==> inputs of run G <==
## ARM
module ARM(
	input clk, rst,
	output [32 - 1:0] imem_addr,
	input [32 - 1:0] imem_data,
	output [32 - 1:0] dmem_addr,
	output [32 - 1:0] dmem_wdata,
	output dmem_read,
	output dmem_write,
	input [32 - 1:0] dmem_rdata,
	input dmem_ready
);
clock: 10.7 ns
lec_check: 0
abc_area: 1
cap_margin: 40
core_aspect_ratio: 0.5
core_margin: 2
core_utilization: 72
cts_cluster_diameter: 348
cts_cluster_size: 98
place_density: 0.36
setup_slack_margin: 3.16
slew_margin: 20
tns_end_percent: 10
run.sh (not shown) runs the stock make flow with config.mk's settings and CLKGATE_MAP_FILE=.
==> run B: changes against run G <==
Settings changed: ABC_AREA 1 to not set, CAP_MARGIN 40 to 20, CORE_ASPECT_RATIO 0.5 to not set, CORE_UTILIZATION 72 to 29, CTS_CLUSTER_DIAMETER 348 to 279, CTS_CLUSTER_SIZE 98 to not set, PLACE_DENSITY 0.36 to 0.9, SETUP_SLACK_MARGIN 3.16 to -0.35, TNS_END_PERCENT 10 to 70.
==> flow/constraint.sdc (replaced) <==
create_clock -name core_clock -period 13.3 [get_ports {clk}]
set_input_delay 2.6600 -clock core_clock [delete_from_list [all_inputs] [get_ports {clk}]]
set_output_delay 2.6600 -clock core_clock [all_outputs]
set_load 0.01 [all_outputs]
==> results <==
| quantity | run B | run G |
|---|---|---|
| Run status | complete, but fails checks | did not finish |
| Last stage reached | - | 5_1_grt |
| Violated checks | negative setup slack | - |
| Height of the chip | 453.9 um | 207.3 um |
| Post-placement worst setup slack | -2.099 ns | -1.256 ns |
| Core area | 201700 sq um | 81760 sq um |
| Number of clock buffers inserted by TritonCTS | 96 | 13 |
| Number of standard cells reported by yosys | 7134 | 8579 |
| Top cell area share | 20.63% | 20.36% |
| Placed cell area | 72680 sq um | 69140 sq um |
| Area figure in the yosys stat output | 58700 sq um | 59490 sq um |
| Gates resized, CTS repair | 128 | 610 |
| Average cell area after synthesis | 8.228 sq um | 6.934 sq um |
| Number of setup buffers added after CTS | 12 | 94 |
| Post-Synth AOI/OAI Area | 28.42% | 19.42% |
| Multiplexer share of the synthesized area | 3.637% | 0% |
| Clock H-tree levels | 3 | 1 |
| GPL Wtd Cong | 1.108 | 1.271 |
| Post-Synthesis Net Count | 7336 | 8781 |
| Area fraction in xor and xnor cells | 2.462% | 0.9296% |
| Number of distinct library cells after synthesis | 124 | 71 |
| Simple-gate share of the synthesized area | 19.00% | 27.79% |

==> v16 <==
Starting RTL as in the previous note.
==> flow/config.mk <==
export PLATFORM = sky130hd
export DESIGN_NAME = ARM
export DESIGN_NICKNAME = ARM
export VERILOG_FILES = /design/flow/design.v
export SDC_FILE = /design/flow/constraint.sdc
export NUM_CORES = 4
export LEC_CHECK = 0
export CAP_MARGIN = 20
export CELL_PAD_IN_SITES_GLOBAL_PLACEMENT = 3
export CORE_MARGIN = 3
export CORE_UTILIZATION = 26
export CTS_CLUSTER_DIAMETER = 56
export CTS_CLUSTER_SIZE = 31
export HOLD_SLACK_MARGIN = 0.26
export MAX_ROUTING_LAYER = met4
export PLACE_DENSITY = 0.52
export SETUP_SLACK_MARGIN = -0.52
export SLEW_MARGIN = 5
export TNS_END_PERCENT = 50
==> flow/constraint.sdc <==
create_clock -name core_clock -period 29.9 [get_ports {clk}]
set_input_delay 5.9800 -clock core_clock [delete_from_list [all_inputs] [get_ports {clk}]]
set_output_delay 5.9800 -clock core_clock [all_outputs]
set_load 0.01 [all_outputs]
==> v19 (differences from v16) <==
==> flow/config.mk (replaced) <==
export PLATFORM = sky130hd
export DESIGN_NAME = ARM
export DESIGN_NICKNAME = ARM
export VERILOG_FILES = /design/flow/design.v
export SDC_FILE = /design/flow/constraint.sdc
export NUM_CORES = 4
export LEC_CHECK = 0
export CAP_MARGIN = 20
export CELL_PAD_IN_SITES_GLOBAL_PLACEMENT = 0
export CORE_MARGIN = 2
export CORE_UTILIZATION = 61
export CTS_CLUSTER_DIAMETER = 51
export MAX_ROUTING_LAYER = met4
export PLACE_DENSITY_LB_ADDON = 0.1
export SETUP_SLACK_MARGIN = 5.0
export SLEW_MARGIN = 20
export TNS_END_PERCENT = 5
==> flow/constraint.sdc (replaced) <==
create_clock -name core_clock -period 19.2 [get_ports {clk}]
set_input_delay 3.8400 -clock core_clock [delete_from_list [all_inputs] [get_ports {clk}]]
set_output_delay 3.8400 -clock core_clock [all_outputs]
set_load 0.01 [all_outputs]
==> v26 (differences from v16) <==
==> flow/config.mk (replaced) <==
export PLATFORM = sky130hd
export DESIGN_NAME = ARM
export DESIGN_NICKNAME = ARM
export VERILOG_FILES = /design/flow/design.v
export SDC_FILE = /design/flow/constraint.sdc
export NUM_CORES = 4
export LEC_CHECK = 0
export CAP_MARGIN = 20
export CORE_MARGIN = 2
export CORE_UTILIZATION = 50
export SETUP_SLACK_MARGIN = 2.75
export SLEW_MARGIN = 20
==> flow/constraint.sdc (replaced) <==
create_clock -name core_clock -period 11.0 [get_ports {clk}]
set_input_delay 2.2000 -clock core_clock [delete_from_list [all_inputs] [get_ports {clk}]]
set_output_delay 2.2000 -clock core_clock [all_outputs]
set_load 0.01 [all_outputs]
==> impl_metrics.toml <==
# implementation run metrics
[outcome]
lastStage = "global routing"
status = "did not finish"
tool.error = "[ERROR GRT-0232] Routing congestion too high. Check the congestion heatmap in the GUI."

[clock_network]
post_cts_resize_count = 142
post-cts-setup-buffers = 42
cts_made_buffers = 98

[global_route]
global_route.usage.met2_pct = 90.8

[floorplan]
rows = 113
core_area_mm2 = 0.0952

[placed_design]
place_congestion = 1.16
The numbers above come from v19.

==> impl_metrics.toml <==
# generated from flow reports
[outcome]
status = "timing/DRC/antenna clean"

[global_route]
global_route.usage.met2_pct = 45.9
grt_pass1_vias = 58100
grt.busiest_layer = "met2"

[clock_network]
clkTransAtPathRegs_ps = 60
post-cts-setup-buffers = 0
cts_made_buffers = 121
clockBufferDepth = 3

[logic_synthesis]
adder_share_pct = 2.92
synthCells = 7134

[drt]
antenna_cells = 5
remaining_drc_errors = 0

[floorplan]
rows = 173
core_area_mm2 = 0.223
The numbers above come from v16.

==> impl_metrics.toml <==
# implementation run metrics
[logic_synthesis]
postSynthSeqShare_pct = 38.5

[placed_design]
place_congestion = 1.14

[clock_network]
post_cts_resize_count = 515
post-cts-setup-buffers = 183
cts_made_buffers = 94
htree_num_levels = 3

[floorplan]
core_area_mm2 = 0.116
chipArea_mm2 = 0.120

[outcome]
lastStage = "global routing"
status = "did not finish"
The numbers above come from v26.

